==> inputs of garnet <==
==> flow/design.v <==
module bitonic_comp #(parameter DATA_WIDTH = 8, POLARITY = 0)
(clk, reset, valid, A, B, H, L, done);
input clk;
input reset;
input valid;
input [DATA_WIDTH-1:0] A;
input [DATA_WIDTH-1:0] B;
output [DATA_WIDTH-1:0] H;
output [DATA_WIDTH-1:0] L;
output done;
reg [DATA_WIDTH-1:0] H_r;
reg [DATA_WIDTH-1:0] L_r;
reg done_r;
wire comp;
assign comp = A < B;
assign H = H_r;
assign L = L_r;
assign done = done_r;
always @(posedge clk) begin
	if(reset) begin
		H_r <= 0;
		L_r <= 0;
		done_r <= 0;
	end else if(valid) begin
		if(POLARITY) begin
			H_r <= comp ? B : A;
			L_r <= comp ? A : B;
		end else begin
			H_r <= comp ? A : B;
			L_r <= comp ? B : A;
		end
		done_r <= 1;
	end else begin
		H_r <= 0;
		L_r <= 0;
		done_r <= 0;
	end
end
endmodule
module bitonic_node #(parameter DATA_WIDTH = 8, NODE_ORDER = 1, NODE_DWIDTH = 8, POLARITY = 1)
(clk, reset, valid, data_in, done, data_out);
input clk;
input reset;
input valid;
input [NODE_DWIDTH-1:0] data_in;
output done;
output [NODE_DWIDTH-1:0] data_out;
localparam NUM_COMP = 2**(NODE_ORDER-1);
genvar i_comp;
wire [NUM_COMP-1:0] nodes_done;
assign done = &nodes_done;
generate for(i_comp = 0; i_comp < NUM_COMP; i_comp = i_comp + 1) begin : comp_gen
	wire [DATA_WIDTH-1:0] A;
	wire [DATA_WIDTH-1:0] B;
	wire [DATA_WIDTH-1:0] H;
	wire [DATA_WIDTH-1:0] L;
	assign A = data_in[DATA_WIDTH*(i_comp + 1)-1-:DATA_WIDTH];
	assign B = data_in[DATA_WIDTH*(i_comp + 1 + NUM_COMP)-1-:DATA_WIDTH];
	assign data_out[DATA_WIDTH*(i_comp + 1)-1-:DATA_WIDTH] = H;
	assign data_out[DATA_WIDTH*(i_comp + 1 + NUM_COMP)-1-:DATA_WIDTH] = L;
	bitonic_comp #(.DATA_WIDTH(DATA_WIDTH), .POLARITY(POLARITY)) comp_constr (.clk(clk), .reset(reset), .valid(valid), .A(A), .B(B), .H(H), .L(L), .done(nodes_done[i_comp]));
end endgenerate
endmodule
module bitonic_block
#(parameter DATA_WIDTH = 8, BLOCK_DEPTH = 1, POLARITY = 0)
(clk, reset, data_in, valid, done, data_out);
input clk;
input reset;
input [2**BLOCK_DEPTH*DATA_WIDTH-1:0] data_in;
input valid;
output done;
output [2**BLOCK_DEPTH*DATA_WIDTH-1:0] data_out;
localparam T_WIDTH = 2**BLOCK_DEPTH*DATA_WIDTH;
localparam STATE_NUMS = $clog2(BLOCK_DEPTH + 1);
wire [T_WIDTH-1:0] bstage_outs [BLOCK_DEPTH:0];
wire [BLOCK_DEPTH:0] bstage_ready;
assign bstage_outs[0] = data_in;
assign bstage_ready[0] = valid;
assign done = bstage_ready[BLOCK_DEPTH] == 1;
assign data_out = done ? bstage_outs[BLOCK_DEPTH] : 0;
genvar i_bstage;
genvar i_node;
generate for(i_bstage = 0; i_bstage < BLOCK_DEPTH; i_bstage = i_bstage + 1) begin : bstage_gen
	localparam n_nodes = 2**i_bstage;
	wire [n_nodes-1:0] nodes_ready;
	assign bstage_ready[i_bstage + 1] = &nodes_ready;
	for(i_node = 0; i_node < n_nodes; i_node = i_node + 1) begin : node_gen
		localparam NODE_DWIDTH = DATA_WIDTH * 2**(BLOCK_DEPTH - i_bstage);
		wire [NODE_DWIDTH-1:0] node_data_in;
		assign node_data_in = bstage_outs[i_bstage][NODE_DWIDTH*(i_node+1)-1-:NODE_DWIDTH];
		wire [NODE_DWIDTH-1:0] node_data_out;
		bitonic_node #(.DATA_WIDTH(DATA_WIDTH), .NODE_ORDER(BLOCK_DEPTH - i_bstage), .NODE_DWIDTH(NODE_DWIDTH), .POLARITY(POLARITY)) node_constr (.clk(clk), .reset(reset), .valid(bstage_ready[i_bstage]), .data_in(node_data_in), .done(nodes_ready[i_node]), .data_out(node_data_out));
		assign bstage_outs[i_bstage+1][NODE_DWIDTH*(i_node+1)-1-:NODE_DWIDTH] = node_data_out;
	end
end endgenerate
endmodule
module bitonic_top
#(parameter NUM_INPUT = 16, DATA_WIDTH = 8)
(clk, reset, data_in, valid, done, data_out);
input clk;
input reset;
input [NUM_INPUT * DATA_WIDTH - 1:0] data_in;
input valid;
output done;
output [NUM_INPUT * DATA_WIDTH - 1:0] data_out;
localparam STAGES = $clog2(NUM_INPUT);
localparam ALL_WIDTH = NUM_INPUT * DATA_WIDTH;
wire [ALL_WIDTH - 1:0] stage_data [STAGES:0];
wire [STAGES:0] stage_ready;
assign stage_data[0] = data_in;
assign stage_ready[0] = valid;
assign done = stage_ready[STAGES] == 1;
assign data_out = stage_data[STAGES];
genvar i_stage;
genvar i_block;
generate for(i_stage = 0; i_stage < STAGES; i_stage = i_stage + 1) begin : stages_gen
	localparam BLOCK_COUNT = NUM_INPUT/(2**(i_stage+1));
	localparam BLOCK_DWIDTH = DATA_WIDTH*2**(i_stage+1);
	localparam BLOCK_DEPTH = i_stage + 1;
	wire [BLOCK_COUNT - 1:0] blks_done;
	assign stage_ready[i_stage+1] = &blks_done;
	for(i_block = 0; i_block < BLOCK_COUNT; i_block = i_block + 1) begin
		wire [BLOCK_DWIDTH-1:0] block_in;
		wire [BLOCK_DWIDTH-1:0] block_out;
		assign block_in = stage_data[i_stage][BLOCK_DWIDTH*(i_block+1)-1-:BLOCK_DWIDTH];
		assign stage_data[i_stage+1][BLOCK_DWIDTH*(i_block+1)-1-:BLOCK_DWIDTH] = block_out;
		bitonic_block #(.DATA_WIDTH(DATA_WIDTH), .BLOCK_DEPTH(BLOCK_DEPTH), .POLARITY(i_block%2)) blk_const (.clk(clk), .reset(reset), .data_in(block_in), .data_out(block_out), .done(blks_done[i_block]), .valid(stage_ready[i_stage]));
	end
end endgenerate
endmodule
==> flow/run.sh <==
#!/bin/bash
# the make line also repeats each setting of config.mk as NAME=value (left out here)
make -C /OpenROAD-flow-scripts/flow DESIGN_CONFIG=/design/flow/config.mk WORK_HOME=/design/flow/orfs CLKGATE_MAP_FILE= finish
==> flow/config.mk <==
export PLATFORM = sky130hd
export DESIGN_NAME = bitonic_top
export DESIGN_NICKNAME = bitonic_top
export VERILOG_FILES = /design/flow/design.v
export SDC_FILE = /design/flow/constraint.sdc
export NUM_CORES = 4
export LEC_CHECK = 0
export CAP_MARGIN = 5
export CORE_MARGIN = 2
export CORE_UTILIZATION = 72
export CTS_CLUSTER_DIAMETER = 397
export CTS_CLUSTER_SIZE = 51
export PLACE_DENSITY_LB_ADDON = 0.0
export SETUP_SLACK_MARGIN = 0.2
export SLEW_MARGIN = 20
==> flow/constraint.sdc <==
create_clock -name core_clock -period 0.661 [get_ports {clk}]
set_input_delay 0.1322 -clock core_clock [delete_from_list [all_inputs] [get_ports {clk}]]
set_output_delay 0.1322 -clock core_clock [all_outputs]
set_load 0.01 [all_outputs]
==> harbor: changes against garnet <==
Settings changed: CAP_MARGIN 5 to 20, CORE_UTILIZATION 72 to 40, CTS_CLUSTER_DIAMETER 397 to default, CTS_CLUSTER_SIZE 51 to default, PLACE_DENSITY_LB_ADDON 0.0 to default, SETUP_SLACK_MARGIN 0.2 to 0.59.
==> flow/constraint.sdc (replaced) <==
create_clock -name core_clock -period 2.79 [get_ports {clk}]
set_input_delay 0.5580 -clock core_clock [delete_from_list [all_inputs] [get_ports {clk}]]
set_output_delay 0.5580 -clock core_clock [all_outputs]
set_load 0.01 [all_outputs]
==> cedar: changes against garnet <==
Settings changed: CAP_MARGIN 5 to 15, CTS_CLUSTER_DIAMETER 397 to 104, CTS_CLUSTER_SIZE 51 to default, HOLD_SLACK_MARGIN from default to -0.06, PLACE_DENSITY_LB_ADDON 0.0 to default, SETUP_SLACK_MARGIN 0.2 to -0.17, TNS_END_PERCENT from default to 80.
==> flow/constraint.sdc (replaced) <==
create_clock -name core_clock -period 2.31 [get_ports {clk}]
set_input_delay 0.4620 -clock core_clock [delete_from_list [all_inputs] [get_ports {clk}]]
set_output_delay 0.4620 -clock core_clock [all_outputs]
set_load 0.01 [all_outputs]
==> violet: changes against garnet <==
Settings changed: CAP_MARGIN 5 to 20, CORE_UTILIZATION 72 to 15, CTS_CLUSTER_DIAMETER 397 to default, CTS_CLUSTER_SIZE 51 to default, PLACE_DENSITY_LB_ADDON 0.0 to default, SETUP_SLACK_MARGIN 0.2 to default.
==> flow/constraint.sdc (replaced) <==
create_clock -name core_clock -period 4.23 [get_ports {clk}]
set_input_delay 0.8460 -clock core_clock [delete_from_list [all_inputs] [get_ports {clk}]]
set_output_delay 0.8460 -clock core_clock [all_outputs]
set_load 0.01 [all_outputs]
==> notes <==
- Critical path depth: violet < harbor < cedar.
- Cell area, highest first: harbor, cedar, violet.
- The highest sequential share of layout area belongs to violet, the lowest to harbor.
- harbor completed with no timing, DRC or antenna violations. violet finished clean. garnet failed in global routing with GRT-0232. cedar completed and failed the layout checks on negative setup slack.
- Total power: violet < harbor < cedar.
- Against harbor, the wire length of cedar is larger by 4.2%.
- Worst hold slack, lowest first: cedar, harbor, violet.
- Clock skew, highest first: violet, harbor, cedar.
- In die size, garnet and cedar do not differ.
==> figures <==
|  | cedar | harbor | garnet | violet |
|---|---|---|---|---|
| Number of levels the H-tree was split into | 4 | 4 | 1 | 3 |
| Number of ordinary and repair buffers in the finished layout | 1093 | 761 | - | 343 |
| Max_cap viols | 0 | 0 | - | 0 |
| Combined flip-flop and latch cell area | 25800 sq um | 25800 sq um | - | 25800 sq um |
| Post-Layout Cell Count | 10500 | 11400 | - | 15100 |
| Worst Skew | 0.0206 ns | 0.0285 ns | - | 0.0482 ns |
| CP endpoint kind | flip-flop | flip-flop | - | output pin |
| Count of antenna diodes in the layout | 3 | 0 | - | 6 |
| CP max-delay cell | dfxtp_4 | dfxtp_4 | - | dfxtp_2 |
| Total length of routed met3 wires | 17100 um | 11300 um | - | 19600 um |
| Power density over cell area | 553 nW/um^2 | 468 nW/um^2 | - | 295 nW/um^2 |
| Taps Inserted | 1380 | 2495 | - | 6681 |
| Number of buffers inserted by post-CTS setup repair | 2 | 0 | 59 | 0 |
| Share of the core filled with cells | 85.1% | 47.6% | - | 17.5% |
| Run status | finished with violations | no timing/DRC/antenna violations | did not finish | no timing/DRC/antenna violations |
| Failing step | - | - | global routing | - |
| Layout check failures | negative setup slack | - | - | - |
| Flop-to-flop setup slack | -0.23 ns | 0.35 ns | - | 1.13 ns |
| Number of violations reported at the end of detailed-routing iteration 0 | 8096 | 5781 | - | 7634 |
| Setup TNS | -23.18 ns | 0 ns | - | 0 ns |

---

==> build 56 <==
Starts from the design.v that is shown in full above.
make LEC_CHECK=0 CAP_MARGIN=20 CELL_PAD_IN_SITES_GLOBAL_PLACEMENT=2 CORE_ASPECT_RATIO=1.17 CORE_MARGIN=2 CORE_UTILIZATION=35 CTS_CLUSTER_DIAMETER=234 GPL_TIMING_DRIVEN=0 SLEW_MARGIN=15 TNS_END_PERCENT=95 finish   # period 2.75 ns
run.sh (not shown) runs the stock make flow with config.mk's settings and CLKGATE_MAP_FILE=.
==> inputs of trial 79, as changes to build 56 <==
Settings changed: CELL_PAD_IN_SITES_GLOBAL_PLACEMENT 2 to default, CORE_ASPECT_RATIO 1.17 to default, CORE_UTILIZATION 35 to 66, CTS_CLUSTER_DIAMETER 234 to default, GPL_TIMING_DRIVEN 0 to default, SLEW_MARGIN 15 to 20, TNS_END_PERCENT 95 to default.
==> flow/constraint.sdc (replaced) <==
create_clock -name core_clock -period 1.71 [get_ports {clk}]
set_input_delay 0.3420 -clock core_clock [delete_from_list [all_inputs] [get_ports {clk}]]
set_output_delay 0.3420 -clock core_clock [all_outputs]
set_load 0.01 [all_outputs]
==> inputs of trial 3, as changes to build 56 <==
Settings changed: CELL_PAD_IN_SITES_GLOBAL_PLACEMENT 2 to default, CORE_ASPECT_RATIO 1.17 to default, CORE_UTILIZATION 35 to 48, CTS_CLUSTER_DIAMETER 234 to default, GPL_TIMING_DRIVEN 0 to default, SLEW_MARGIN 15 to 20, TNS_END_PERCENT 95 to default.
==> flow/constraint.sdc (replaced) <==
create_clock -name core_clock -period 2.79 [get_ports {clk}]
set_input_delay 0.5580 -clock core_clock [delete_from_list [all_inputs] [get_ports {clk}]]
set_output_delay 0.5580 -clock core_clock [all_outputs]
set_load 0.01 [all_outputs]
==> inputs of build 84, as changes to build 56 <==
Settings changed: ABC_AREA from default to 1, CAP_MARGIN 20 to 5, CELL_PAD_IN_SITES_DETAIL_PLACEMENT from default to 1, CELL_PAD_IN_SITES_GLOBAL_PLACEMENT 2 to 3, CORE_ASPECT_RATIO 1.17 to 0.51, CORE_MARGIN 2 to 4, CORE_UTILIZATION 35 to 40, CTS_CLUSTER_DIAMETER 234 to default, CTS_CLUSTER_SIZE from default to 90, GPL_ROUTABILITY_DRIVEN from default to 1, MIN_ROUTING_LAYER from default to met1, SETUP_SLACK_MARGIN from default to 0.72, SLEW_MARGIN 15 to 20, TNS_END_PERCENT 95 to 65.
==> flow/constraint.sdc (replaced) <==
create_clock -name core_clock -period 3.0 [get_ports {clk}]
set_input_delay 0.6000 -clock core_clock [delete_from_list [all_inputs] [get_ports {clk}]]
set_output_delay 0.6000 -clock core_clock [all_outputs]
set_load 0.01 [all_outputs]
==> summary of the runs <==
Of build 56 and trial 79, build 56 has the higher wire length (gap 16%, measured against trial 79).
The lowest cell count belongs to trial 3, the highest to build 56.
Build 56 ran to the end with violations: negative setup slack. Trial 3 went through all stages and came out clean. Build 84 did not get past global placement on GPL-0301. Trial 79 finished with negative setup slack left.
Utilization: trial 79 is higher than build 56 (46 points).
Clock skew, highest first: build 56, trial 79, trial 3.
Against trial 79, the sequential power of build 56 is smaller by 38%.
Between build 56 and trial 3, the lower total power is in trial 3 (gap 2.8%, measured against trial 3).
In trial 79 the critical path depth is higher than in trial 3, by 5.
Between build 56 and trial 79, the lower clock-buffer cell count is in trial 79 (gap 8).
Setup slack, lowest first: trial 79, build 56, trial 3.
==> figures <==
                                                                           build 84              build 56              trial 79     trial 3
Clock buffer instance count of the final layout                                   -                   190                   182         180
Final Instance Count excl. Fillers                                                -                 12100                 11800       10800
Initial DRC Count                                                                 -                  4777                  8500        4977
Logic area                                                                        -            46700 um^2            46900 um^2  44200 um^2
Post-synthesis average cell area                                          6.63 um^2             8.85 um^2             8.85 um^2   8.85 um^2
Mux share of post-synthesis cell area                                             0                0.0825                0.0825      0.0825
Power share of the sequential group                                               -                 0.446                 0.452       0.453
Status                                                               did not finish       failed layout checks  failed layout checks  no timing/DRC/antenna violations
Stage where the flow stopped                                       global placement                     -                     -           -
Violated checks                                                                   -  negative setup slack  negative setup slack           -
Die Ht                                                                       307 um                506 um                342 um      401 um
Total combinational power                                                         -               3.53 mW               6.59 mW     2.82 mW
Worst path setup slack after routing                                              -            -0.0676 ns              -1.77 ns   0.0641 ns
Cell area after layout                                                            -            91600 um^2           101000 um^2  85700 um^2
Post-CTS setup-driven buffer insertion count                                      -                   106                    37           0
Sum of buffers and inverters on the critical path                                 -                     6                     2           2
Peak supply drop                                                                  -            0.000674 V             0.00109 V  0.000670 V
Sequential cell area fraction in the yosys report                             0.369                 0.342                 0.342       0.342
Number of antenna violations at the first check in global routing                 -                    12                    26           4
Combinational cell fraction of total power                                        -                 0.082                 0.097       0.068
Plain + repair buffers                                                            -                  1150                  2213         681

---

==> run X: inputs <==
Starts from the design.v that is shown in full above.
==> flow/config.mk <==
export PLATFORM = sky130hd
export DESIGN_NAME = bitonic_top
export DESIGN_NICKNAME = bitonic_top
export VERILOG_FILES = /design/flow/design.v
export SDC_FILE = /design/flow/constraint.sdc
export NUM_CORES = 4
export LEC_CHECK = 0
export CAP_MARGIN = 20
export CORE_MARGIN = 2
export CORE_UTILIZATION = 72
export CTS_CLUSTER_SIZE = 51
export PLACE_DENSITY_LB_ADDON = 0.0
export SETUP_SLACK_MARGIN = 0.2
export SLEW_MARGIN = 20
==> flow/constraint.sdc <==
create_clock -name core_clock -period 0.661 [get_ports {clk}]
set_input_delay 0.1322 -clock core_clock [delete_from_list [all_inputs] [get_ports {clk}]]
set_output_delay 0.1322 -clock core_clock [all_outputs]
set_load 0.01 [all_outputs]
==> inputs of run Z, as changes to run X <==
ABC_AREA = 1   (was default)
CORE_MARGIN = 8   (was 2)
CORE_UTILIZATION = 68   (was 72)
CTS_CLUSTER_DIAMETER = 42   (was default)
CTS_CLUSTER_SIZE = 14   (was 51)
GPL_TIMING_DRIVEN = 1   (was default)
HOLD_SLACK_MARGIN = -0.05   (was default)
PLACE_DENSITY_LB_ADDON = 0.11   (was 0.0)
SETUP_SLACK_MARGIN = -0.09   (was 0.2)
SLEW_MARGIN = 25   (was 20)
==> flow/constraint.sdc (replaced) <==
create_clock -name core_clock -period 3.0 [get_ports {clk}]
set_input_delay 0.6000 -clock core_clock [delete_from_list [all_inputs] [get_ports {clk}]]
set_output_delay 0.6000 -clock core_clock [all_outputs]
set_load 0.01 [all_outputs]
==> inputs of run B, as changes to run X <==
CORE_MARGIN = 10   (was 2)
CORE_UTILIZATION = 40   (was 72)
CTS_CLUSTER_SIZE = default   (was 51)
GPL_TIMING_DRIVEN = 0   (was default)
PLACE_DENSITY_LB_ADDON = default   (was 0.0)
SETUP_SLACK_MARGIN = default   (was 0.2)
==> flow/constraint.sdc (replaced) <==
create_clock -name core_clock -period 3.0 [get_ports {clk}]
set_input_delay 0.6000 -clock core_clock [delete_from_list [all_inputs] [get_ports {clk}]]
set_output_delay 0.6000 -clock core_clock [all_outputs]
set_load 0.01 [all_outputs]
==> inputs of run C, as changes to run X <==
CAP_MARGIN = 15   (was 20)
CTS_CLUSTER_SIZE = default   (was 51)
PLACE_DENSITY_LB_ADDON = default   (was 0.0)
SETUP_SLACK_MARGIN = 0.31   (was 0.2)
==> flow/constraint.sdc (replaced) <==
create_clock -name core_clock -period 2.45 [get_ports {clk}]
set_input_delay 0.4900 -clock core_clock [delete_from_list [all_inputs] [get_ports {clk}]]
set_output_delay 0.4900 -clock core_clock [all_outputs]
set_load 0.01 [all_outputs]
==> job_summary.md <==
### Yosys + OpenROAD results

| Metric | Value |
|---|---|
| Top-count cell post-synth | `nand2_1` |
| Placed cells | `11700` |
| Run status | `finished clean` |
| Die Ht | `337 µm` |
| Met3 global-route usage | `4.70%` |
| Post-synth mux share | `0%` |
| TritonCTS buffer count | `161` |
| Total track usage | `30.9%` |
| Floorplan Nets | `approximately 11000` |
| Avg Cell Area, Syn | `6.63 µm²` |
| FP Core Util | `68.7%` |
| Cell area after synthesis | `70000 µm²` |
| AND-OR/OR-AND share of the synthesized area | `a little under an eighth` |
| Resize count post-CTS | `0` |
| Chip Area, Yosys | `70000 µm²` |
[end of results for run Z]
==> job_summary.md <==
### Yosys + OpenROAD results

| Metric | Value |
|---|---|
| Run status | `finished with violations` |
| Avg Cell Area, Syn | `8.85 µm²` |
| # setup viols final | `17` |
| Total track usage | `38.2%` |
| Top-count cell post-synth | `dfxtp_1` |
| Met3 global-route usage | `5.13%` |
| Layout check faults | `negative setup slack` |
| Placed cells | `approximately 10000` |
| TritonCTS buffer count | `134` |
| Floorplan Nets | `9218` |
| Final WS setup | `-0.254 ns` |
| Resize count post-CTS | `about 160` |
[end of results for run C]
==> job_summary.md <==
### Yosys + OpenROAD results

| Metric | Value |
|---|---|
| Cell area after synthesis | `75500 µm²` |
| Post-synth mux share | `under 10%` |
| Chip Area, Yosys | `75500 µm²` |
| Run status | `finished clean` |
| Met3 global-route usage | `3.19%` |
| Avg Cell Area, Syn | `between 8 and 9 µm²` |
| Die Ht | `roughly 450 µm` |
| TritonCTS buffer count | `approximately 140` |
| Placed cells | `11300` |
[end of results for run B]
==> job_summary.md <==
### Metrics collected by this job

| Metric | Value |
|---|---|
| Run status | `stopped before the end` |
| Stopped at | `global routing` |
| Stop err | `[ERROR GRT-0116] Global routing finished with congestion. Check the congestion regions in the DRC Viewer.` |
| Placed cells | `11600` |
| Chip Area, Yosys | `between 70000 and 80000 µm²` |
| Met3 global-route usage | `78.9%` |
| Total track usage | `between 80% and 90%` |
| Top-count cell post-synth | `dfxtp_1` |
| Avg Cell Area, Syn | `around 8.8 µm²` |
| TritonCTS buffer count | `136` |
[end of results for run X]
No activity file was given, so power comes from the tool's default toggle rates.
